==> flow/design.v (excerpt) <==
module top(input clk, por, reset, start_stop, mode, edit_shift, inc, output reg buzzer, output [0:6] seg,output [3:0] digit,output reg [4:0] mode_value);
reg [1:0] edit_place;
reg [5:0] seconds,minutes;
reg [4:0] hours;
reg [5:0] seconds_temp,minutes_temp;
reg [4:0] hours_temp;
reg [5:0] al_minutes;
reg [4:0] al_hours;
reg [4:0] day_temp;
reg [3:0] month_temp;
wire [3:0] ones,tens,hundreds,thousands;
parameter clock = 0;
parameter edit =1;
parameter timer =2; 
parameter stop_watch=3;
parameter alarm=4;
parameter tm_stop=0;
parameter tm_start=1;
parameter sw_stop=0;
parameter sw_start=1;
parameter alarm_off=0;
parameter alarm_on=1;
reg tm_state, tm_nstate;
reg sw_state, sw_nstate;
reg alarm_state, alarm_nstate;
reg [2:0] state, nstate;   
reg trigger;
reg sclk;
integer count;
reg[31:0] scount;
reg[31:0] a_count;
digits digits_1(clk,reset,state,seconds,minutes,hours,ones,tens,hundreds,thousands);
  ...
Size in the first run: roughly 3000 cells after synthesis, about 240 flip-flops, about 24 I/O pins, ~19000 µm² of cells after synthesis.
clock: 7.73 ns
lec_check: 0
abc_area: 1
cap_margin: 20
core_aspect_ratio: 0.64
core_margin: 6
core_utilization: 40
cts_cluster_diameter: 320
gpl_timing_driven: 0
max_routing_layer: met4
min_routing_layer: met2
slew_margin: 40
run.sh (not shown) runs the stock make flow with config.mk's settings and CLKGATE_MAP_FILE=.
The first run stopped in global routing (5_1_grt) on GRT-0116.
==> next run, changes <==
==> flow/config.mk (replaced) <==
export PLATFORM = sky130hd
export DESIGN_NAME = top
export DESIGN_NICKNAME = top
export VERILOG_FILES = /design/flow/design.v
export SDC_FILE = /design/flow/constraint.sdc
export NUM_CORES = 4
export LEC_CHECK = 0
export CAP_MARGIN = 20
export CORE_MARGIN = 2
export CORE_UTILIZATION = 40
export SETUP_SLACK_MARGIN = 1.57
export SLEW_MARGIN = 20
==> flow/constraint.sdc (replaced) <==
create_clock -name core_clock -period 7.58 [get_ports {clk}]
set_input_delay 1.5160 -clock core_clock [delete_from_list [all_inputs] [get_ports {clk}]]
set_output_delay 1.5160 -clock core_clock [all_outputs]
set_load 0.01 [all_outputs]
- This time the run completed with no timing, DRC or antenna violations
- die area falls by 13%
- synthesized area falls by 6.6%
- synthesized cell count falls by 22%
==> next run, changes <==
--- a/flow/config.mk
+++ b/flow/config.mk
@@ -8 +8,2 @@
-export CAP_MARGIN = 20
+export ABC_AREA = 1
+export CAP_MARGIN = 10
@@ -10,2 +11,3 @@
-export CORE_UTILIZATION = 40
-export SETUP_SLACK_MARGIN = 1.57
+export CORE_UTILIZATION = 72
+export CTS_CLUSTER_DIAMETER = 259
+export SETUP_SLACK_MARGIN = 0.61
==> flow/constraint.sdc (replaced) <==
create_clock -name core_clock -period 5.06 [get_ports {clk}]
set_input_delay 1.0120 -clock core_clock [delete_from_list [all_inputs] [get_ports {clk}]]
set_output_delay 1.0120 -clock core_clock [all_outputs]
set_load 0.01 [all_outputs]
Result: Wire length went up by 7.7%; via count rose by 23%; critical path depth rose by 4; clock skew fell by 23 ps; cell area grows by 5.0%; clock power grows by 36%; hold slack improves by 12 ps.
==> next run, changes <==
==> flow/config.mk (replaced) <==
export PLATFORM = sky130hd
export DESIGN_NAME = top
export DESIGN_NICKNAME = top
export VERILOG_FILES = /design/flow/design.v
export SDC_FILE = /design/flow/constraint.sdc
export NUM_CORES = 4
export LEC_CHECK = 0
export CAP_MARGIN = 20
export CORE_MARGIN = 2
export CORE_UTILIZATION = 40
export CTS_CLUSTER_SIZE = 44
export SLEW_MARGIN = 35
==> flow/constraint.sdc (replaced) <==
create_clock -name core_clock -period 10.0 [get_ports {clk}]
set_input_delay 2.0000 -clock core_clock [delete_from_list [all_inputs] [get_ports {clk}]]
set_output_delay 2.0000 -clock core_clock [all_outputs]
set_load 0.01 [all_outputs]
Total power drops by 56%.
Non-clock buffer count climbs by 2.
Via count drops by 19%.
Hold slack got worse by 8.9 ps.
==> next run, changes <==
--- a/flow/config.mk
+++ b/flow/config.mk
@@ -7,0 +8 @@
+export ABC_AREA = 1
@@ -9 +10,2 @@
-export CORE_MARGIN = 2
+export CORE_ASPECT_RATIO = 0.64
+export CORE_MARGIN = 6
@@ -11,2 +13,4 @@
-export CTS_CLUSTER_SIZE = 44
-export SLEW_MARGIN = 35
+export CTS_CLUSTER_DIAMETER = 320
+export GPL_TIMING_DRIVEN = 0
+export MIN_ROUTING_LAYER = met2
+export SLEW_MARGIN = 10
Effect: The new run died in global routing (5_1_grt) (GRT-0116); synthesized area is higher by 7.1%; synthesized cell count increases by 28%; die size increases by 15%.
==> next run, changes <==
--- a/flow/config.mk
+++ b/flow/config.mk
@@ -8 +8 @@
-export ABC_AREA = 1
+export ABC_AREA = 0
@@ -10 +10 @@
-export CORE_ASPECT_RATIO = 0.64
+export CELL_PAD_IN_SITES_DETAIL_PLACEMENT = 1
@@ -12,2 +12,3 @@
-export CORE_UTILIZATION = 40
-export CTS_CLUSTER_DIAMETER = 320
+export CORE_UTILIZATION = 70
+export CTS_CLUSTER_DIAMETER = 182
+export CTS_CLUSTER_SIZE = 44
@@ -14,0 +16 @@
+export MAX_ROUTING_LAYER = met5
@@ -16 +18,3 @@
-export SLEW_MARGIN = 10
+export PLACE_DENSITY = 0.89
+export SLEW_MARGIN = 35
+export TNS_END_PERCENT = 40
Result:
- This time the run died in detailed placement (3_5_place_dp) with DPL-0033
- die area drops by 45%
- area after synthesis decreases by 6.6%
- synthesized cell count goes down by 22%
Power and IR drop assume default switching activity.
